## run 1
## unified_computing_system
module unified_computing_system (
    input      [15:0] d_a,           
    input      [15:0] d_b,           
    input      [1:0]  op_code,       
    input             clk,
    input             rstn,
    input             en_a,           
    input             en_b,           
    input             en_result,      
    input             cin,            
    input             bin,            
    output reg [31:0] result,         
    output reg [15:0] remainder,      
    output reg        cout,           
    output reg        bout,           
    output reg        overflow_flag,  
    output reg        error_flag      
);
    wire [15:0] q_a;            
    wire [15:0] q_b;            
    wire [15:0] sum_result;
    wire        sum_cout;
    wire [15:0] diff_result;
    wire        diff_bout;
    wire [31:0] product_result;
    wire [15:0] quotient_result;
    wire [15:0] remainder_result;
    reg [31:0] temp_result;
    reg [15:0] temp_remainder;
    reg        temp_cout;
    reg        temp_bout;
    reg        temp_overflow;
    reg        temp_error;
    dff_16bit register_a_inst (
        .d   (d_a),
        .clk (clk),
        .rstn(rstn),
        .en  (en_a),
        .q   (q_a)
    );
    dff_16bit register_b_inst (
        .d   (d_b),
        .clk (clk),
        .rstn(rstn),
        .en  (en_b),
        .q   (q_b)
    );
    adder_16bits adder_inst (
        .a   (q_a),
        .b   (q_b),
        .cin (cin),
        .sum (sum_result),
        .cout(sum_cout)
    );
    subtractor_16bits subtractor_inst (
        .a    (q_a),
        .b    (q_b),
        .bin  (bin),
        .diff (diff_result),
        .bout (diff_bout)
    );
    multiplier_16bits multiplier_inst (
        .a      (q_a),
        .b      (q_b),
        .product(product_result)
    );
    divider_16bits divider_inst (
        .dividend (q_a),
        .divisor  (q_b),
        .quotient (quotient_result),
        .remainder(remainder_result)
    );
    always @(*) begin
        temp_result = 32'b0;
        temp_remainder = 16'b0;
        temp_cout = 1'b0;
        temp_bout = 1'b0;
        temp_overflow = 1'b0;
        temp_error = 1'b0;
        case(op_code)
            2'b00: begin  
                temp_result = {16'b0, sum_result};
  ...
Size: roughly 2600 cells after synthesis, about 84 flip-flops, roughly 20000 sq um of cells after synthesis.
export LEC_CHECK = 0
export CAP_MARGIN = 20
export CELL_PAD_IN_SITES_GLOBAL_PLACEMENT = 0
export CORE_MARGIN = 2
export CORE_UTILIZATION = 66
export GPL_ROUTABILITY_DRIVEN = 0
export HOLD_SLACK_MARGIN = -0.09
export MAX_ROUTING_LAYER = met4
export SETUP_SLACK_MARGIN = 3.71
export SLEW_MARGIN = 20
export TNS_END_PERCENT = 70
create_clock -name core_clock -period 18.7 [get_ports {clk}]
run.sh (not shown) runs the stock make flow with config.mk's settings and CLKGATE_MAP_FILE=.
What ended run 1 was a tool error in 5_1_grt; the run never finished.
The following lists how run 2 was set up differently from run 1:
Settings: changing CORE_UTILIZATION from 66 to 56; removing HOLD_SLACK_MARGIN (formerly -0.09); setting PLACE_DENSITY to 0.81 for the first time; removing MAX_ROUTING_LAYER (formerly met4); removing TNS_END_PERCENT (formerly 70); changing the clock period (ns, I/O delays scaled along) from 18.7 to 22.8.
Notes after the runs:
- Run 1 and run 2: no clean run
- Tool error GRT-0232 stopped run 1 during 5_1_grt; no final results.
- In run 2 the final HPWL from detailed placement turned out 1000 um lower than in run 1.
- Of run 1 and run 2, the higher worst slack after detailed placement belongs to run 2.
- Die span in x was higher in the run labelled run 2.
diff inputs: run 2 => run 3
Settings: PLACE_DENSITY: 0.81 -> unset; CORE_UTILIZATION: 56 -> 72; PLACE_DENSITY_LB_ADDON: unset -> 0.2; TNS_END_PERCENT: unset -> 5; SETUP_SLACK_MARGIN: 3.71 -> 3.57; the clock period (ns, I/O delays scaled along): 22.8 -> 25.2.
==> results <==
The log for run 3 ends in 5_1_grt with error GRT-0116, so the run never completed. In the flow results for run 3 and run 2, the die outline height is larger on run 2. The maximum level of the CTS H-tree on run 3 is in line with that on run 2. Going from run 2 to run 3, post-DP HPWL shrank by a few percent. Run 3 vs. run 2: area share of xor/xnor cells in the synthesized design saw little to no change, floorplan die area saw a decrease, number of gates resized after CTS saw an increase, area of the synthesized netlist per yosys stat saw little to no change. Comparing run 2 against run 3, there is no change at all in total of hold buffers inserted after clock tree synthesis.

---

## before
unified_computing_system again, from the RTL that the note above started with.
Settings: LEC_CHECK=0, CAP_MARGIN=20, CELL_PAD_IN_SITES_GLOBAL_PLACEMENT=2, CORE_MARGIN=2, CORE_UTILIZATION=25, GPL_ROUTABILITY_DRIVEN=0, PLACE_DENSITY=0.81, SLEW_MARGIN=20; clock period 45.5 ns.
before finished end to end and its layout was clean on timing, DRC and antenna.
Changes in after relative to before:
- an added CTS_CLUSTER_SIZE of 100
- an added TNS_END_PERCENT of 5
- an added ABC_AREA of 1
- an added CORE_ASPECT_RATIO of 0.5
- an added CTS_CLUSTER_DIAMETER of 374
- a change of CELL_PAD_IN_SITES_GLOBAL_PLACEMENT from 2 to 1
- a change of SLEW_MARGIN from 20 to 0
Notes after the runs:
- after against before: cell area +3.2%, cell area after synthesis +5.2%.

---

The RTL this note starts from:
==> flow/design.v <==
module subtractor_16bits(
    input [15:0] a,
    input [15:0] b,
    input bin,
    output [15:0] diff,
    output bout
);
    assign {bout, diff} = a - b - bin;
endmodule
module adder_16bits(
    input [15:0] a,
    input [15:0] b,
    input cin,
    output [15:0] sum,
    output cout
);
    assign {cout, sum} = a + b + cin;
endmodule
module multiplier_16bits(
    input [15:0] a,
    input [15:0] b,
    output [31:0] product
);
    assign product = a * b;
endmodule
module divider_16bits(
    input [15:0] dividend,
    input [15:0] divisor,
    output [15:0] quotient,
    output [15:0] remainder
);
    assign quotient = dividend / divisor;
    assign remainder = dividend % divisor;
endmodule
module dff_16bit (
    input      [15:0] d,
    input             clk,
    input             rstn,
    input             en,
    output reg [15:0] q
);
    always @(posedge clk) begin
        if (!rstn)
            q <= 16'b0;
        else if (en)
            q <= d;
    end
endmodule
module unified_computing_system (
    input      [15:0] d_a,           
    input      [15:0] d_b,           
    input      [1:0]  op_code,       
    input             clk,
    input             rstn,
    input             en_a,           
    input             en_b,           
    input             en_result,      
    input             cin,            
    input             bin,            
    output reg [31:0] result,         
    output reg [15:0] remainder,      
    output reg        cout,           
    output reg        bout,           
    output reg        overflow_flag,  
    output reg        error_flag      
);
    wire [15:0] q_a;            
    wire [15:0] q_b;            
    wire [15:0] sum_result;
    wire        sum_cout;
    wire [15:0] diff_result;
    wire        diff_bout;
    wire [31:0] product_result;
    wire [15:0] quotient_result;
    wire [15:0] remainder_result;
    reg [31:0] temp_result;
    reg [15:0] temp_remainder;
    reg        temp_cout;
    reg        temp_bout;
    reg        temp_overflow;
    reg        temp_error;
    dff_16bit register_a_inst (
        .d   (d_a),
        .clk (clk),
        .rstn(rstn),
        .en  (en_a),
        .q   (q_a)
    );
    dff_16bit register_b_inst (
        .d   (d_b),
        .clk (clk),
        .rstn(rstn),
        .en  (en_b),
        .q   (q_b)
    );
    adder_16bits adder_inst (
        .a   (q_a),
        .b   (q_b),
        .cin (cin),
        .sum (sum_result),
        .cout(sum_cout)
    );
    subtractor_16bits subtractor_inst (
        .a    (q_a),
        .b    (q_b),
        .bin  (bin),
        .diff (diff_result),
        .bout (diff_bout)
    );
    multiplier_16bits multiplier_inst (
        .a      (q_a),
        .b      (q_b),
        .product(product_result)
    );
    divider_16bits divider_inst (
        .dividend (q_a),
        .divisor  (q_b),
        .quotient (quotient_result),
        .remainder(remainder_result)
    );
    always @(*) begin
        temp_result = 32'b0;
        temp_remainder = 16'b0;
        temp_cout = 1'b0;
        temp_bout = 1'b0;
        temp_overflow = 1'b0;
        temp_error = 1'b0;
        case(op_code)
            2'b00: begin  
                temp_result = {16'b0, sum_result};
                temp_cout = sum_cout;
                if ((q_a[15] == q_b[15]) && (sum_result[15] != q_a[15])) begin
                    temp_overflow = 1'b1;
                end
            end
            2'b01: begin  
                temp_result = {16'b0, diff_result};
                temp_bout = diff_bout;
                if ((q_a[15] != q_b[15]) && (diff_result[15] != q_a[15])) begin
                    temp_overflow = 1'b1;
                end
            end
            2'b10: begin  
                temp_result = product_result;
                if (product_result[31:16] != 16'b0 && 
                    product_result[31:16] != 16'hFFFF) begin
                    temp_overflow = 1'b1;
                end
            end
            2'b11: begin  
                if (q_b == 16'b0) begin  
                    temp_result = 32'b0;
                    temp_error = 1'b1;
                end else begin
                    temp_result = {16'b0, quotient_result};  
                    temp_remainder = remainder_result;
                end
            end
            default: begin
            end
        endcase
    end
    always @(posedge clk) begin
        if (!rstn) begin
            result <= 32'b0;
            remainder <= 16'b0;
            cout <= 1'b0;
            bout <= 1'b0;
            overflow_flag <= 1'b0;
            error_flag <= 1'b0;
        end
        else if (en_result) begin
            result <= temp_result;
            remainder <= temp_remainder;
            cout <= temp_cout;
            bout <= temp_bout;
            overflow_flag <= temp_overflow;
            error_flag <= temp_error;
        end
    end
endmodule
Settings: LEC_CHECK=0, ABC_AREA=1, CAP_MARGIN=20, CORE_MARGIN=2, CORE_UTILIZATION=59, CTS_CLUSTER_DIAMETER=370, CTS_CLUSTER_SIZE=99, PLACE_DENSITY=0.37, SLEW_MARGIN=20; clock period 12.7 ns.
The baseline completed and failed the layout checks on setup timing.
Change:
ABC_AREA = unset   (was 1)
CORE_UTILIZATION = 66   (was 59)
CTS_CLUSTER_DIAMETER = unset   (was 370)
CTS_CLUSTER_SIZE = unset   (was 99)
PLACE_DENSITY = unset   (was 0.37)
clock period = 14.1 ns   (was 12.7 ns; I/O delays follow)
What happened: This time the run reached the layout checks and failed them: capacitance limit, slew limit, setup timing. Global-route usage rose by 13 points. Fmax came out lower by 18%. Clock skew went up by 5.5 ps. Wire length rises by 26%. Final cell count is lower by 15%.
Change:
CORE_UTILIZATION = 40   (was 66)
clock period = 25.9 ns   (was 14.1 ns; I/O delays follow)
The changed run went through all stages and came out clean.
Cell count came out lower by 2.2%.
Worst hold slack loses 43 ps.
Maximum frequency came out higher by 21%.
Clock skew goes up by 5.6 ps.
Die area goes up by 63%.
Critical path depth grows by 6.
Global-route usage came out lower by 25 points.
Routed wire length fell by about 27%.
Synthesized area stays the same.
Change:
ABC_AREA = 1   (was unset)
MAX_ROUTING_LAYER = met4   (was unset)
PLACE_DENSITY_LB_ADDON = 0.17   (was unset)
clock period = 26.0 ns   (was 25.9 ns; I/O delays follow)
The new run finished clean.
Setup slack improved by 890 ps.
Non-clock buffer count came out lower by 126.
Cell area falls by about 0.8%.
Die size came out higher by about 5%.
Synthesized cell count rose by 20%.
Clock-buffer cell count does not change.
Global-route usage went down by 2.0 points.
Change:
CAP_MARGIN = 0   (was 20)
CELL_PAD_IN_SITES_GLOBAL_PLACEMENT = 3   (was unset)
CORE_UTILIZATION = 52   (was 40)
GPL_ROUTABILITY_DRIVEN = 0   (was unset)
GPL_TIMING_DRIVEN = 0   (was unset)
HOLD_SLACK_MARGIN = 0.02   (was unset)
PLACE_DENSITY = 0.54   (was unset)
PLACE_DENSITY_LB_ADDON = unset   (was 0.17)
SETUP_SLACK_MARGIN = 5.0   (was unset)
SLEW_MARGIN = 5   (was 20)
TNS_END_PERCENT = 95   (was unset)
Outcome:
- With this change the flow aborted during global placement without I/O (3_1_place_gp_skip_io)
- area after synthesis stays the same
- die size is lower by 23%
- synthesized cell count is unchanged
